Setup of exp/umber:
Design GameModeEazy, start of the top module:
module GameModeEazy(
input wire clk,
input wire rst,
input wire load,
input wire [63:0] load_board,
input wire [3:0]btn,
input wire [3:0]mode,
output wire [63:0] num,
output wire [15:0] judge
    );
Size in the first run: roughly 6,800 cells after synthesis, roughly 69 flip-flops, about 160 I/O pins, ~0.045 mm² of cells after synthesis.
Settings: LEC_CHECK=0, CAP_MARGIN=20, CORE_MARGIN=2, CORE_UTILIZATION=51, CTS_CLUSTER_DIAMETER=255, CTS_CLUSTER_SIZE=98, GPL_ROUTABILITY_DRIVEN=1, SLEW_MARGIN=20; clock period 14.9 ns.
run.sh (not shown) runs the stock make flow with config.mk's settings and CLKGATE_MAP_FILE=.
exp/umber did not make it past global routing, where a tool error ended it.
## Diff of input files: exp/juniper against exp/umber
diff --git a/flow/config.mk b/flow/config.mk
--- a/flow/config.mk
+++ b/flow/config.mk
@@ -8,7 +8,5 @@
 export CAP_MARGIN = 20
 export CORE_MARGIN = 2
-export CORE_UTILIZATION = 51
-export CTS_CLUSTER_DIAMETER = 255
-export CTS_CLUSTER_SIZE = 98
+export CORE_UTILIZATION = 45
 export GPL_ROUTABILITY_DRIVEN = 1
 export SLEW_MARGIN = 20
==> flow/constraint.sdc <==
create_clock -name core_clock -period 22.0 [get_ports {clk}]
set_input_delay 4.4000 -clock core_clock [delete_from_list [all_inputs] [get_ports {clk}]]
set_output_delay 4.4000 -clock core_clock [all_outputs]
set_load 0.01 [all_outputs]
Results
Ran to the end and failed final checks on negative setup slack: exp/juniper.
Diff exp/umber..exp/juniper | synthesized cell count | unchanged
Compared with exp/umber, exp/juniper shows die outline height that has gone up by a few percent.
HPWL after detailed placement, exp/juniper vs exp/umber: up by a few percent
Post-CTS setup buffer count down 33 in exp/juniper wrt exp/umber
As far as number of buffer cells added on primary ports goes, exp/juniper and exp/umber are indistinguishable; the numbers are identical.
Initial core utilization sits lower in exp/juniper than in exp/umber.
NOTE die area exp/umber->exp/juniper increased by more than 10%
Here is what was changed in the inputs of exp/raven compared with exp/juniper.
diff --git a/flow/config.mk b/flow/config.mk
--- a/flow/config.mk
+++ b/flow/config.mk
@@ -8,5 +8,5 @@
 export CAP_MARGIN = 20
 export CORE_MARGIN = 2
-export CORE_UTILIZATION = 45
+export CORE_UTILIZATION = 58
 export GPL_ROUTABILITY_DRIVEN = 1
 export SLEW_MARGIN = 20
==> flow/constraint.sdc <==
create_clock -name core_clock -period 21.8 [get_ports {clk}]
set_input_delay 4.3600 -clock core_clock [delete_from_list [all_inputs] [get_ports {clk}]]
set_output_delay 4.3600 -clock core_clock [all_outputs]
set_load 0.01 [all_outputs]
[summary]
Tool error GRT-0116 stopped exp/raven during global routing; no final results. Re chip area line of the yosys report: no difference whatsoever between exp/raven and exp/juniper. Taking exp/juniper as the reference point, the number of post-CTS setup repair buffers of exp/raven rises by 61. On post-DP HPWL, exp/juniper loses to exp/raven.
What exp/fjord does differently from exp/raven at the input level:
diff --git a/flow/config.mk b/flow/config.mk
--- a/flow/config.mk
+++ b/flow/config.mk
@@ -8,5 +8,6 @@
 export CAP_MARGIN = 20
 export CORE_MARGIN = 2
-export CORE_UTILIZATION = 58
+export CORE_UTILIZATION = 72
 export GPL_ROUTABILITY_DRIVEN = 1
+export PLACE_DENSITY_LB_ADDON = 0.22
 export SLEW_MARGIN = 20
==> flow/constraint.sdc <==
create_clock -name core_clock -period 13.4 [get_ports {clk}]
set_input_delay 2.6800 -clock core_clock [delete_from_list [all_inputs] [get_ports {clk}]]
set_output_delay 2.6800 -clock core_clock [all_outputs]
set_load 0.01 [all_outputs]
--- outcome ---
Run status, exp/fjord: aborted in detailed placement, error DPL-0038
NOTE: final weighted congestion in routability-driven placement in exp/fjord exceeds that of exp/raven
Taking exp/raven as the reference, in exp/fjord core utilization at floorplan rose 15 points; x dimension of the die went down by 10%; number of flops mapped to enable cells by yosys comparable; I/O pin total has remained practically unchanged; area figure in the yosys stat output held steady.
Going from exp/raven to exp/fjord, die area fell by 19%; fraction of synthesized cell area in xor and xnor cells stayed essentially flat; height of the chip fell by 10%; average footprint of a synthesized cell stayed essentially flat.

GameModeEazy again, from the RTL that the note above started with.
Design GameModeEazy, start of the top module:
module GameModeEazy(
input wire clk,
input wire rst,
input wire load,
input wire [63:0] load_board,
input wire [3:0]btn,
input wire [3:0]mode,
output wire [63:0] num,
output wire [15:0] judge
    );
reg [63:0] num_reg; 
reg [63:0] num_reg_last;
reg [3:0]position_reg;
reg [1:0]count;
assign num = num_reg;
judge m0(.num(num),.judge(judge));
always @ (posedge clk)
if (rst) begin
	num_reg = 64'b0001000000000000000000000000000000000000000000000000000000010000;
	count = 2'b00;
end
else if (load) begin
	num_reg = load_board;
end
else if (mode==4'b0011) begin
	if (count==2'b11) count=2'b00; else count=count+1'b1;
	num_reg_last=num_reg;
		if (btn[0]==1)
		begin		
			if (num_reg[3:0]==4'b0000)
				begin
					num_reg[3:0]=num_reg[19:16];
					num_reg[19:16]=4'b0000;
				end
			if (num_reg[7:4]==4'b0000)
				begin
					num_reg[7:4]=num_reg[23:20];
					num_reg[23:20]=4'b0000;
				end	
			if (num_reg[11:8]==4'b0000)
				begin
					num_reg[11:8]=num_reg[27:24];
					num_reg[27:24]=4'b0000;
				end	
			if (num_reg[15:12]==4'b0000)
				begin
					num_reg[15:12]=num_reg[31:28];
					num_reg[31:28]=4'b0000;
				end	
			if (num_reg[19:16]==4'b0000)
				begin
					num_reg[19:16]=num_reg[35:32];
					num_reg[35:32]=4'b0000;
				end
			if (num_reg[23:20]==4'b0000)
				begin
					num_reg[23:20]=num_reg[39:36];
					num_reg[39:36]=4'b0000;
				end	
			if (num_reg[27:24]==4'b0000)
				begin
					num_reg[27:24]=num_reg[43:40];
					num_reg[43:40]=4'b0000;
				end	
			if (num_reg[31:28]==4'b0000)
				begin
					num_reg[31:28]=num_reg[47:44];
					num_reg[47:44]=4'b0000;
				end	
			if (num_reg[3:0]==4'b0000)
  ...
clock: 21.7 ns
lec_check: 0
cap_margin: 20
core_margin: 2
core_utilization: 64
cts_cluster_diameter: 255
cts_cluster_size: 98
gpl_routability_driven: 1
place_density: 0.35
slew_margin: 20
The first run died in clock tree synthesis, error DPL-0038.
Change:
CORE_UTILIZATION = 59   (was 64)
CTS_CLUSTER_DIAMETER = not set   (was 255)
CTS_CLUSTER_SIZE = not set   (was 98)
GPL_ROUTABILITY_DRIVEN = not set   (was 1)
PLACE_DENSITY = not set   (was 0.35)
clock period = 21.9 ns   (was 21.7 ns; I/O delays follow)
=> Now the flow did not get past global routing on GRT-0116. Synthesized area is unchanged. Synthesized cell count is unchanged. Die size is higher by 8.3%.
